job 101:
// cpu
module cpu(clk,rst_n, iaddr, instr, wdata, we, addr, re, rdata, hlt);
input clk,rst_n;
input [15:0] instr;				 
input [15:0] rdata; 			 
output we, re; 
output [15:0] iaddr;			 
output [15:0] addr; 
output [15:0] wdata; 
output hlt;						 
wire [11:0] instr_ID_EX;		 
wire [15:0] src0,src1;			 
wire [15:0] dst_EX_DM;			 
wire [15:0] dst_ID_EX;			 
wire [15:0] pc_ID_EX;			 
wire [15:0] pc_EX_DM;			 
wire [15:0] rf_w_data_DM_WB;	 
wire [15:0] p0,p1;				 
wire [3:0] rf_p0_addr;			 
wire [3:0] rf_p1_addr;			 
wire [3:0] rf_dst_addr_DM_WB;	 
wire [2:0] alu_func_ID_EX;		 
wire [1:0] src0sel_ID_EX;		 
wire [1:0] src1sel_ID_EX;		 
wire [2:0] cc_ID_EX;			 
wire [15:0] p0_EX_DM;			 
wire stall_IM_ID,stall_ID_EX,stall_EX_DM;
wire flow_change_ID_EX,zr_EX_DM,br_instr_ID_EX,jmp_imm_ID_EX,jmp_reg_ID_EX,jmp_imm_EX_DM;
wire rf_re0,rf_re1,rf_we_DM_WB,dm_re_EX_DM,dm_we_EX_DM,clk_z_ID_EX,clk_nv_ID_EX;
wire hlt_DM_WB,byp0_EX,byp0_DM,byp1_EX,byp1_DM;
wire ov,zr,neg;
pc iPC(.clk(clk), .rst_n(rst_n), .stall_IM_ID(stall_IM_ID), .pc(iaddr), .dst_ID_EX(dst_ID_EX),
       .pc_ID_EX(pc_ID_EX), .pc_EX_DM(pc_EX_DM), .flow_change_ID_EX(flow_change_ID_EX));
  ...
clock: 3.58 ns
lec_check: 0
abc_area: 1
cap_margin: 20
core_margin: 2
core_utilization: 72
cts_cluster_diameter: 190
cts_cluster_size: 15
place_density_lb_addon: 0.2
setup_slack_margin: -0.31
slew_margin: 30
run.sh (not shown) runs the stock make flow with config.mk's settings and CLKGATE_MAP_FILE=.
Job 101 ran in full, but the layout does not pass; the checks complain about setup timing.
Inputs modified between job 101 and job 102:
Settings: swapping 30 for 20 in SLEW_MARGIN; clearing CTS_CLUSTER_DIAMETER, which used to be 190; clearing CTS_CLUSTER_SIZE, which used to be 15; swapping 72 for 40 in CORE_UTILIZATION; clearing SETUP_SLACK_MARGIN, which used to be -0.31; clearing ABC_AREA, which used to be 1; clearing PLACE_DENSITY_LB_ADDON, which used to be 0.2; swapping 3.58 for 6.2 in the clock period (ns, I/O delays scaled along).
==> results <==
Relative to job 101, the number of nets in the final layout measured on job 102 has decreased by more than 10%.
Job 101 ended up with ISRCMUX.p0_ID_EX[4]$_SDFF_PP0_ as its worst setup path endpoint; job 102 ended up with iBRL.zr_EX_DM$_DFFE_PN0P_.
The worst min-delay path category comes out reg2reg in one run and in2async in the other, namely in job 102 and job 101 respectively.
Between job 102 and job 101, the share of synthesized cell area in and, or, nand and nor gates does not differ in any meaningful way.
Job 102 reports its top metal layer carrying routed signals as met4 while job 101 reports met5.
Job 102 against job 101: worst setup slack now sits higher; number of gates resized after cts shows a reduction of 9; clock slew at the register clock pins of the worst setup and hold paths flat; multi-input gate share of total cell area went up by 6.0 points; final standard cell area without fillers shows an increase of 1.3%.
Fmax ended up 28% lower on job 102 than on job 101.
Job 102 | stages: all done | timing, DRC, antenna: all pass

Setup of run 1:
cpu again, from the RTL that the note above started with.
Settings: LEC_CHECK=0, ABC_AREA=0, CAP_MARGIN=20, CELL_PAD_IN_SITES_DETAIL_PLACEMENT=0, CELL_PAD_IN_SITES_GLOBAL_PLACEMENT=0, CORE_MARGIN=2, CORE_UTILIZATION=72, CTS_CLUSTER_DIAMETER=174, CTS_CLUSTER_SIZE=35, GPL_ROUTABILITY_DRIVEN=1, HOLD_SLACK_MARGIN=0.3, PLACE_DENSITY_LB_ADDON=0.27, SETUP_SLACK_MARGIN=-0.32, SLEW_MARGIN=15, TNS_END_PERCENT=100; clock period 3.28 ns.
Run 1 never completed, since it errored out during global routing.
## Diff of input files: run 2 against run 1
- clearing PLACE_DENSITY_LB_ADDON, which used to be 0.27
- swapping 72 for 62 in CORE_UTILIZATION
- clearing HOLD_SLACK_MARGIN, which used to be 0.3
- clearing CELL_PAD_IN_SITES_DETAIL_PLACEMENT, which used to be 0
- clearing GPL_ROUTABILITY_DRIVEN, which used to be 1
- swapping 15 for 20 in SLEW_MARGIN
- clearing ABC_AREA, which used to be 0
- clearing TNS_END_PERCENT, which used to be 100
- clearing CELL_PAD_IN_SITES_GLOBAL_PLACEMENT, which used to be 0
- clearing SETUP_SLACK_MARGIN, which used to be -0.32
- clearing CTS_CLUSTER_SIZE, which used to be 35
- clearing CTS_CLUSTER_DIAMETER, which used to be 174
- swapping 3.28 for 5.89 in the clock period (ns, I/O delays scaled along)
Findings:
- Of run 1 and run 2, just one finished clean: run 2.
- Run 1 got as far as global routing, where a tool error ended the run.
- From run 1 to run 2 the numbers moved as follows: total of hold buffers inserted after clock tree synthesis lower, TritonCTS buffer count higher, die size higher.
- On worst setup slack after placement: run 2 sits above run 1.
- On share of synthesized registers carrying an async set or reset, run 1 and run 2 are basically level.
Input changes introduced in run 3 (baseline for comparison: run 2):
- SETUP_SLACK_MARGIN newly set to 0.51
- CTS_CLUSTER_SIZE newly set to 14
- PLACE_DENSITY_LB_ADDON newly set to 0.19
- CTS_CLUSTER_DIAMETER newly set to 231
- CORE_UTILIZATION changed from 62 to 72
- ABC_AREA newly set to 1
- the clock period (ns, I/O delays scaled along) changed from 5.89 to 3.29
[summary]
- Run 3 | ERROR | global routing
- Min number of cell rows across run 2 and run 3: run 3
- Relative to run 2, run 3 improves HPWL after detailed placement.
- Diff run 2..run 3 | synthesized-area fraction occupied by adder cells | negligible
- Relative to run 2, die outline area has gone down in run 3.

cpu again, from the RTL that the note above started with.
Settings: LEC_CHECK=0, CAP_MARGIN=35, CORE_ASPECT_RATIO=0.8, CORE_MARGIN=7, CORE_UTILIZATION=28, MAX_ROUTING_LAYER=met5, SLEW_MARGIN=30; clock period 8.98 ns.
==> next run, changes <==
ABC_AREA = 1   (was default)
CAP_MARGIN = 20   (was 35)
CORE_ASPECT_RATIO = default   (was 0.8)
CORE_MARGIN = 2   (was 7)
CORE_UTILIZATION = 71   (was 28)
CTS_CLUSTER_DIAMETER = 231   (was default)
CTS_CLUSTER_SIZE = 14   (was default)
MAX_ROUTING_LAYER = default   (was met5)
PLACE_DENSITY_LB_ADDON = 0.19   (was default)
SETUP_SLACK_MARGIN = 0.68   (was default)
SLEW_MARGIN = 20   (was 30)
clock period = 4.86 ns   (was 8.98 ns; I/O delays follow)
=> Sequential share of layout area rises by 3.6 points; final cell count went down by 6.6%; fmax rose by 45%; count of clock-buffer cells in the layout falls by 1; core utilization climbs by 47 points.

Setup of run A:
Starting RTL as in the previous note.
// cpu
module cpu(clk,rst_n, iaddr, instr, wdata, we, addr, re, rdata, hlt);
==> flow/config.mk <==
export PLATFORM = sky130hd
export DESIGN_NAME = cpu
export DESIGN_NICKNAME = cpu
export VERILOG_FILES = /design/flow/design.v
export SDC_FILE = /design/flow/constraint.sdc
export NUM_CORES = 4
export LEC_CHECK = 0
export CAP_MARGIN = 20
export CELL_PAD_IN_SITES_DETAIL_PLACEMENT = 0
export CORE_ASPECT_RATIO = 1.7
export CORE_MARGIN = 2
export CORE_UTILIZATION = 34
export GPL_TIMING_DRIVEN = 1
export MAX_ROUTING_LAYER = met5
export MIN_ROUTING_LAYER = met1
export SETUP_SLACK_MARGIN = -0.23
export SLEW_MARGIN = 40
==> flow/constraint.sdc <==
create_clock -name core_clock -period 3.88 [get_ports {clk}]
set_input_delay 0.7760 -clock core_clock [delete_from_list [all_inputs] [get_ports {clk}]]
set_output_delay 0.7760 -clock core_clock [all_outputs]
set_load 0.01 [all_outputs]
Run A finished all stages; layout check result: FAIL, due to negative setup slack.
diff inputs: run A => run B
# run A
export LEC_CHECK = 0
export CAP_MARGIN = 20
export CELL_PAD_IN_SITES_DETAIL_PLACEMENT = 0
export CORE_ASPECT_RATIO = 1.7
export CORE_MARGIN = 2
export CORE_UTILIZATION = 34
export GPL_TIMING_DRIVEN = 1
export MAX_ROUTING_LAYER = met5
export MIN_ROUTING_LAYER = met1
export SETUP_SLACK_MARGIN = -0.23
export SLEW_MARGIN = 40
create_clock -name core_clock -period 3.88 [get_ports {clk}]
# run B
export LEC_CHECK = 0
export CAP_MARGIN = 20
export CORE_MARGIN = 2
export CORE_UTILIZATION = 72
export CTS_CLUSTER_SIZE = 40
export SETUP_SLACK_MARGIN = -0.31
export SLEW_MARGIN = 20
create_clock -name core_clock -period 4.26 [get_ports {clk}]
--- outcome ---
- The runs compared here, run A and run B, all ended either early or with open violations.
- [run A] flow finished | final checks: failed | reasons: negative setup slack
- For run B, the cell class ranked first by area was flip-flops and latches, unlike run A, where it was logic gates.
- Via count normalized by instance count of run B exceeds that of run A by more than a quarter.
- Total number of tap cells in run B vs run A: down 54%
- Run comparison: run B startpoint of the worst setup timing path iID.byp1_DM; run A startpoint of the worst setup timing path iID.byp0_DM
- Diff run A -> run B: count of buffers not belonging to the clock network in the layout shows a reduction of 182, maximum frequency shows a reduction of about 4%, summed area of non-filler cells in the final layout shows a reduction of about 9%, critical path depth shows a reduction of 4.
- Slew at the pin closest to its max-slew limit: run B > run A
- Run A leaves less setup margin than run B.
What run C does differently from run B at the input level:
# run B
export LEC_CHECK = 0
export CAP_MARGIN = 20
export CORE_MARGIN = 2
export CORE_UTILIZATION = 72
export CTS_CLUSTER_SIZE = 40
export SETUP_SLACK_MARGIN = -0.31
export SLEW_MARGIN = 20
create_clock -name core_clock -period 4.26 [get_ports {clk}]
# run C
export LEC_CHECK = 0
export CAP_MARGIN = 20
export CORE_MARGIN = 2
export CORE_UTILIZATION = 72
export CTS_CLUSTER_DIAMETER = 231
export CTS_CLUSTER_SIZE = 71
export HOLD_SLACK_MARGIN = -0.06
export PLACE_DENSITY = 0.65
export SETUP_SLACK_MARGIN = 0.35
export SLEW_MARGIN = 10
create_clock -name core_clock -period 2.83 [get_ports {clk}]
[summary]
5_1_grt: run C exited with error. Run B → run C: placed wire-length estimate grew by 2.2%, routability-driven placement congestion ratio grew by 0.041. Area fraction in compound gates after synthesis: run B vs run C identical. Diff run B -> run C: worst-case clock buffer depth neither gained nor lost much, height of the chip held steady. For floorplan core area, run C and run B come out practically identical. Taking run B as the reference, in run C placed instance count +191, post-CTS resize count +280, die area ~0 delta, area after detailed placement +6.6%.
diff inputs: run C => run D
# run C
export LEC_CHECK = 0
export CAP_MARGIN = 20
export CORE_MARGIN = 2
export CORE_UTILIZATION = 72
export CTS_CLUSTER_DIAMETER = 231
export CTS_CLUSTER_SIZE = 71
export HOLD_SLACK_MARGIN = -0.06
export PLACE_DENSITY = 0.65
export SETUP_SLACK_MARGIN = 0.35
export SLEW_MARGIN = 10
create_clock -name core_clock -period 2.83 [get_ports {clk}]
# run D
export LEC_CHECK = 0
export ABC_AREA = 1
export CAP_MARGIN = 20
export CORE_MARGIN = 2
export CORE_UTILIZATION = 64
export SLEW_MARGIN = 20
create_clock -name core_clock -period 1.57 [get_ports {clk}]
==> comparison <==
Final weighted congestion in routability-driven placement: run D vs run C down about 13%. [run D vs run C] number of H-tree levels: higher in run D. Cmp run D vs run C: sequential cell area fraction in the yosys report higher in run D. In run D, number of buffers inserted for hold repair after clock tree synthesis is higher than in run C. Of run D and run C, the run reporting the lower number of cells produced by synthesis was run C. Run D did not finish; a tool error ended it in 5_1_grt. From run C to run D the numbers moved as follows: die width has increased; area of the chip has increased; yosys stat chip area has decreased; floorplan utilization has decreased. Compared to run C, run D has row count about 3% higher. Looking at run D and run C, the quantity of I/O buffers inserted on ports is a wash.
